== run 1 ==
Design JAM, start of the top module:
module JAM (
input CLK,
input RST,
output reg [2:0] W,
output reg [2:0] J,
input [6:0] Cost,
output reg [3:0] MatchCount,
output reg [9:0] MinCost,
output reg Valid );
For scale: roughly 1200 cells after synthesis, ~9200 um^2 of cells after synthesis.
clock: 6.24 ns
lec_check: 0
cap_margin: 20
core_margin: 2
core_utilization: 72
cts_cluster_diameter: 394
cts_cluster_size: 64
place_density_lb_addon: 0.0
setup_slack_margin: 1.82
slew_margin: 40
run.sh (not shown) runs the stock make flow with config.mk's settings and CLKGATE_MAP_FILE=.
Run 1 | ERROR | clock tree synthesis (4_1_cts)
Input changes introduced in run 2 (baseline for comparison: run 1):
Settings: SLEW_MARGIN changed from 40 to 20; PLACE_DENSITY_LB_ADDON removed (was 0.0); CORE_UTILIZATION changed from 72 to 61; SETUP_SLACK_MARGIN removed (was 1.82); CTS_CLUSTER_DIAMETER removed (was 394); CTS_CLUSTER_SIZE removed (was 64); the clock period (ns, I/O delays scaled along) changed from 6.24 to 15.5.
==> comparison <==
- Re Yosys chip area: no difference whatsoever between run 2 and run 1.
- | synthesized area | run 2 vs run 1 | ≈ equal |
- Run 1 → run 2: height of the chip went up by about 8%; starting density of the core has decreased; xor-xnor portion of the synthesized cell area barely changed.
- When the final numbers for run 2 and run 1 were put side by side, the overall chip area turned out to be greater in run 2.
- Run 2 finished all stages; the layout is clean.
- Looking only at placeable core region, and setting everything else aside, the lower value of run 2 and run 1 goes to run 1.
- Re placer's final routability congestion estimate: run 2 and run 1 aren't equal, and the lower value belongs to run 2.
- On worst setup slack after placement: between run 2 and run 1, it ends up lower for run 1.
The inputs of run 3 differ from those of run 2 as listed below.
Settings: CORE_UTILIZATION changed from 61 to 72; CTS_CLUSTER_DIAMETER newly set to 396; ABC_AREA newly set to 1; the clock period (ns, I/O delays scaled along) changed from 15.5 to 7.78.
Run 3 did not run to completion, as it errored out during clock tree synthesis (4_1_cts). Weighted congestion reported at the end of routability-driven placement of run 3 exceeds that of run 2 by a few percent. The run showing the greater xor-xnor portion of the synthesized cell area is run 2. Going from run 2 to run 3, pre-CTS worst setup slack shrinks by 2.81 ns. Relative to run 2, half-perimeter wire length after detailed placement has increased by 17% in run 3. The cell count after placement of run 3 exceeds that of run 2 by 394. What run 3 reported for die area has to be multiplied by 1.2 to get the figure for run 2. Area fraction in and, or, nand and nor cells after synthesis: run 2 and run 3 compared, lower one is run 2. Number of buffers inserted by port buffering: run 3 vs run 2 identical. Summary of the comparison: starting density of the core is higher in run 3, relative to run 2. Gate count of the mapped netlist, run 2 and run 3, higher one = run 3.
Setup changes, run 3 to run 4
Settings: CORE_UTILIZATION changed from 72 to 67; ABC_AREA removed (was 1); CTS_CLUSTER_DIAMETER removed (was 396); the clock period (ns, I/O delays scaled along) changed from 7.78 to 12.8.
- Status(run 4) = ERROR, stage = global routing (5_1_grt)
- Count of instantiated cells in the yosys netlist is higher on run 3
- In the metrics for run 4 and run 3, the one carrying the higher placement-stage cell area is run 3.
- Compared with run 3, run 4 shows a lower starting utilization of the core area.
- On run 4: area after synthesis is 2.4% higher than what run 3 gave.
- The complex-gate fraction of the synthesized area reported for run 4 is greater than that of run 3 by 5.2 points.
- Re width of the die: run 4 and run 3 aren't equal, and the lower value belongs to run 3.
- Die area: run 4 and run 3 compared, lower one is run 3
- Yosys stat chip area: run 4 vs run 3 up 2.4%
Changes in run 5 relative to run 4:
Settings: a change of CORE_UTILIZATION from 67 to 70; a change of the clock period (ns, I/O delays scaled along) from 12.8 to 6.24.
### Flow results
The log for run 5 ends in clock tree synthesis (4_1_cts) with error DPL-0038, so the run never completed. Comparing run 4 against run 5, there is no change at all in number of buffers added on ports. Looking at area of the core across both flows, run 5 is the stronger of the two, with run 4 trailing. Compared with run 4, in run 5 horizontal die dimension went down; die boundary height went down; chip area went down.

========
The RTL this note starts from:
==> flow/design.v <==
module JAM (
input CLK,
input RST,
output reg [2:0] W,
output reg [2:0] J,
input [6:0] Cost,
output reg [3:0] MatchCount,
output reg [9:0] MinCost,
output reg Valid );
reg [2:0] n_state;
reg [2:0] c_state;
reg [2:0] max_index;
reg [2:0] max;
reg [2:0] sortlist [0:7];
reg directions [0:7];
reg sortable;
reg [2:0] list_index;
reg [9:0] cost_sum;
reg [9:0] cost_min;
parameter IDLE          = 3'd0,
          CAL_COST      = 3'd1,
          MIN_CONFIRM   = 3'd2,
          MOVE          = 3'd3,
          FIN           = 3'd4
;
always@(posedge CLK or posedge RST) begin
    if (RST) c_state <= IDLE;
    else c_state <= n_state;
end
always@(*) begin
    case(c_state)
        IDLE : n_state = CAL_COST;
        CAL_COST : n_state = (W == 3'd7) ? MIN_CONFIRM : c_state;
        MIN_CONFIRM : n_state = MOVE;
        MOVE : n_state = (sortable == 1'b0) ? FIN : CAL_COST;
        default : n_state = c_state;
    endcase
end
always @(posedge CLK or posedge RST) begin
    if(RST) list_index <= 3'd0;
    else if(n_state == CAL_COST) list_index <= list_index + 3'd1;
    else list_index <= 3'd0;
end
always @(posedge CLK or posedge RST) begin
    if(RST)begin
        sortlist[0] <= 3'd0;
        sortlist[1] <= 3'd1;
        sortlist[2] <= 3'd2;
        sortlist[3] <= 3'd3;
        sortlist[4] <= 3'd4;
        sortlist[5] <= 3'd5;
        sortlist[6] <= 3'd6;
        sortlist[7] <= 3'd7;
    end
    else if(c_state == MOVE && sortable == 1'b1)begin
        if(directions[sortlist[max_index]] == 1'b0)begin
            sortlist[max_index] <= sortlist[max_index-1];
            sortlist[max_index-1] <= sortlist[max_index];
        end
        else if(directions[sortlist[max_index]] == 1'b1)begin
            sortlist[max_index] <= sortlist[max_index+1];
            sortlist[max_index+1] <= sortlist[max_index];
        end
    end
end
always @(posedge CLK or posedge RST) begin
    if(RST)begin
        directions[0] <= 1'b0;
        directions[1] <= 1'b0;
        directions[2] <= 1'b0;
        directions[3] <= 1'b0;
        directions[4] <= 1'b0;
        directions[5] <= 1'b0;
        directions[6] <= 1'b0;
        directions[7] <= 1'b0;
    end
    else if(c_state == MOVE && sortable == 1'b1)begin
        directions[sortlist[0]] <= (sortlist[max_index] < sortlist[0]) ? ~directions[sortlist[0]] : directions[sortlist[0]];
        directions[sortlist[1]] <= (sortlist[max_index] < sortlist[1]) ? ~directions[sortlist[1]] : directions[sortlist[1]];
        directions[sortlist[2]] <= (sortlist[max_index] < sortlist[2]) ? ~directions[sortlist[2]] : directions[sortlist[2]];
        directions[sortlist[3]] <= (sortlist[max_index] < sortlist[3]) ? ~directions[sortlist[3]] : directions[sortlist[3]];
        directions[sortlist[4]] <= (sortlist[max_index] < sortlist[4]) ? ~directions[sortlist[4]] : directions[sortlist[4]];
        directions[sortlist[5]] <= (sortlist[max_index] < sortlist[5]) ? ~directions[sortlist[5]] : directions[sortlist[5]];
        directions[sortlist[6]] <= (sortlist[max_index] < sortlist[6]) ? ~directions[sortlist[6]] : directions[sortlist[6]];
        directions[sortlist[7]] <= (sortlist[max_index] < sortlist[7]) ? ~directions[sortlist[7]] : directions[sortlist[7]];
    end
end
always @(*) begin
    begin
        max_index = 3'd0;
        max = 3'd0;
        if(max < sortlist[0] && (directions[sortlist[0]] == 1'b1 && sortlist[0] > sortlist[1]))begin
            max = sortlist[0];
            max_index = 3'd0;
        end
        if(max < sortlist[1] &&((directions[sortlist[1]] == 1'b0 && sortlist[1] > sortlist[0])||(directions[sortlist[1]] == 1'b1 && sortlist[1] > sortlist[2])))begin
            max = sortlist[1];
            max_index = 3'd1;
        end
        if(max < sortlist[2] &&((directions[sortlist[2]] == 1'b0 && sortlist[2] > sortlist[1])||(directions[sortlist[2]] == 1'b1 && sortlist[2] > sortlist[3])))begin
            max = sortlist[2];
            max_index = 3'd2;
        end
        if(max < sortlist[3] &&((directions[sortlist[3]] == 1'b0 && sortlist[3] > sortlist[2])||(directions[sortlist[3]] == 1'b1 && sortlist[3] > sortlist[4])))begin
            max = sortlist[3];
            max_index = 3'd3;
        end
        if(max < sortlist[4] &&((directions[sortlist[4]] == 1'b0 && sortlist[4] > sortlist[3])||(directions[sortlist[4]] == 1'b1 && sortlist[4] > sortlist[5])))begin
            max = sortlist[4];
            max_index = 3'd4;
        end
        if(max < sortlist[5] &&((directions[sortlist[5]] == 1'b0 && sortlist[5] > sortlist[4])||(directions[sortlist[5]] == 1'b1 && sortlist[5] > sortlist[6])))begin
            max = sortlist[5];
            max_index = 3'd5;
        end
        if(max < sortlist[6] &&((directions[sortlist[6]] == 1'b0 && sortlist[6] > sortlist[5])||(directions[sortlist[6]] == 1'b1 && sortlist[6] > sortlist[7])))begin
            max = sortlist[6];
            max_index = 3'd6;
        end
        if(max < sortlist[7] &&((directions[sortlist[7]] == 1'b0 && sortlist[7] > sortlist[6])))begin
            max = sortlist[7];
            max_index = 3'd7;
        end
    end
end
always @(*) begin
    sortable = 1'b0;
    sortable = ( directions[sortlist[0]] == 1'b1 && sortlist[0] > sortlist[1]) ? 1'b1 : sortable;
    sortable = ((directions[sortlist[1]] == 1'b0 && sortlist[1] > sortlist[0])||(directions[sortlist[1]] == 1'b1 && sortlist[1] > sortlist[2])) ? 1'b1 : sortable;
    sortable = ((directions[sortlist[2]] == 1'b0 && sortlist[2] > sortlist[1])||(directions[sortlist[2]] == 1'b1 && sortlist[2] > sortlist[3])) ? 1'b1 : sortable;
    sortable = ((directions[sortlist[3]] == 1'b0 && sortlist[3] > sortlist[2])||(directions[sortlist[3]] == 1'b1 && sortlist[3] > sortlist[4])) ? 1'b1 : sortable;
    sortable = ((directions[sortlist[4]] == 1'b0 && sortlist[4] > sortlist[3])||(directions[sortlist[4]] == 1'b1 && sortlist[4] > sortlist[5])) ? 1'b1 : sortable;
    sortable = ((directions[sortlist[5]] == 1'b0 && sortlist[5] > sortlist[4])||(directions[sortlist[5]] == 1'b1 && sortlist[5] > sortlist[6])) ? 1'b1 : sortable;
    sortable = ((directions[sortlist[6]] == 1'b0 && sortlist[6] > sortlist[5])||(directions[sortlist[6]] == 1'b1 && sortlist[6] > sortlist[7])) ? 1'b1 : sortable;
    sortable = ( directions[sortlist[7]] == 1'b0 && sortlist[7] > sortlist[6]) ? 1'b1 : sortable;
end
always @(posedge CLK or posedge RST) begin
    if(RST) W <= 3'd0;
    else if(c_state == CAL_COST) W <= list_index;
end
always @(*) begin
    J = sortlist[W];
end
always @(posedge CLK or posedge RST) begin
    if(RST) cost_sum <= 10'd0;
    else if(c_state == CAL_COST) cost_sum <= cost_sum + Cost;
    else cost_sum <= 10'd0;
end
always @(posedge CLK or posedge RST) begin
    if(RST) cost_min <= 10'd1023;
    else if(c_state == MIN_CONFIRM) cost_min <= (cost_min > cost_sum) ? cost_sum : cost_min;
end
always @(posedge CLK or posedge RST) begin
    if(RST) MinCost <= 10'd0;
    else if(c_state == FIN) MinCost <= cost_min;
end
always @(posedge CLK or posedge RST) begin
    if(RST) MatchCount <= 4'd0;
    else if(c_state == MIN_CONFIRM)begin
        if(cost_min > cost_sum) MatchCount <= 4'd1;
        else if(cost_min == cost_sum) MatchCount <= MatchCount + 4'd1;
    end
end
always @(posedge CLK or posedge RST) begin
    if(RST) Valid <= 1'b0;
    else if(c_state == FIN) Valid <= 1'b1;
end
endmodule
==> flow/config.mk <==
export PLATFORM = sky130hd
export DESIGN_NAME = JAM
export DESIGN_NICKNAME = JAM
export VERILOG_FILES = /design/flow/design.v
export SDC_FILE = /design/flow/constraint.sdc
export NUM_CORES = 4
export LEC_CHECK = 0
export ABC_AREA = 0
export CAP_MARGIN = 20
export CELL_PAD_IN_SITES_DETAIL_PLACEMENT = 0
export CORE_ASPECT_RATIO = 0.81
export CORE_MARGIN = 2
export CORE_UTILIZATION = 57
export CTS_CLUSTER_DIAMETER = 95
export SETUP_SLACK_MARGIN = 0.32
export SLEW_MARGIN = 5
export TNS_END_PERCENT = 80
==> flow/constraint.sdc <==
create_clock -name core_clock -period 12.4 [get_ports {CLK}]
set_input_delay 2.4800 -clock core_clock [delete_from_list [all_inputs] [get_ports {CLK}]]
set_output_delay 2.4800 -clock core_clock [all_outputs]
set_load 0.01 [all_outputs]
The first run reached the layout checks and failed them: negative setup slack.
Change:
- CELL_PAD_IN_SITES_DETAIL_PLACEMENT: 0 -> 2
- CORE_MARGIN: 2 -> 9
- CORE_UTILIZATION: 57 -> 17
- CTS_CLUSTER_DIAMETER: 95 -> 328
- CTS_CLUSTER_SIZE: unset -> 95
- GPL_ROUTABILITY_DRIVEN: unset -> 1
- GPL_TIMING_DRIVEN: unset -> 0
- HOLD_SLACK_MARGIN: unset -> 0.05
- MIN_ROUTING_LAYER: unset -> met2
- PLACE_DENSITY_LB_ADDON: unset -> 0.25
- SETUP_SLACK_MARGIN: 0.32 -> 1.93
- SLEW_MARGIN: 5 -> 30
The new run completed, yet does not pass: negative setup slack.
Utilization falls by 59 points.
Wire length is higher by 37%.
Combinational power increases by 19%.
Change:
- ABC_AREA: 0 -> 1
- CORE_UTILIZATION: 17 -> 25
- CTS_CLUSTER_DIAMETER: 328 -> 249
- CTS_CLUSTER_SIZE: 95 -> 96
- GPL_ROUTABILITY_DRIVEN: 1 -> unset
- GPL_TIMING_DRIVEN: 0 -> unset
- HOLD_SLACK_MARGIN: 0.05 -> unset
- MIN_ROUTING_LAYER: met2 -> unset
- PLACE_DENSITY_LB_ADDON: 0.25 -> 0.05
- SETUP_SLACK_MARGIN: 1.93 -> 0.32
- SLEW_MARGIN: 30 -> 5
After rerunning: With this change the flow produced a clean layout. Register-to-register slack improved by 3.2 ns. Synthesized area falls by a few percent. Sequential share of layout area climbs by 4.4 points. Maximum frequency climbs by a quarter to a third. Core utilization increases by 3.9 points. Final cell count came out lower by a little under a tenth. First-iteration DRC count came out lower by well over a third. Setup slack gets better by 3.2 ns. Total power is lower by roughly a tenth. Cell area shrinks by a quarter to a third. Count of clock-buffer cells in the layout is unchanged.
Change:
- CELL_PAD_IN_SITES_DETAIL_PLACEMENT: 2 -> unset
- CORE_ASPECT_RATIO: 0.81 -> unset
- CORE_MARGIN: 9 -> 2
- CORE_UTILIZATION: 25 -> 65
- CTS_CLUSTER_DIAMETER: 249 -> unset
- CTS_CLUSTER_SIZE: 96 -> unset
- PLACE_DENSITY_LB_ADDON: 0.05 -> unset
- SETUP_SLACK_MARGIN: 0.32 -> unset
- SLEW_MARGIN: 5 -> 20
- TNS_END_PERCENT: 80 -> unset
- clock period: 12.4 -> 15.4 ns (I/O delays scaled with it)
Result: The new run passed the timing, DRC and antenna checks; non-clock buffer count goes down by 33; wire length goes down by 32%; combinational power goes down by 21%; area after synthesis stays the same; cell area goes down by 7.3%; die area goes down by 66%.
Change:
- ABC_AREA: 1 -> unset
- CORE_UTILIZATION: 65 -> 40
- clock period: 15.4 -> 15.5 ns (I/O delays scaled with it)
=> Synthesized area rises by 2.4%; routed wire length rises by 11%; hold slack is worse by 0.030 ns; global-route usage falls by 15 points; worst setup slack is worse by 1.7 ns; count of clock-buffer cells in the layout falls by 1; cell area rises by 9.0%; non-clock buffer count rises by 55; total power rises by about 7%; sequential share of layout area falls by 1.7 points.
Power and IR drop assume default switching activity.
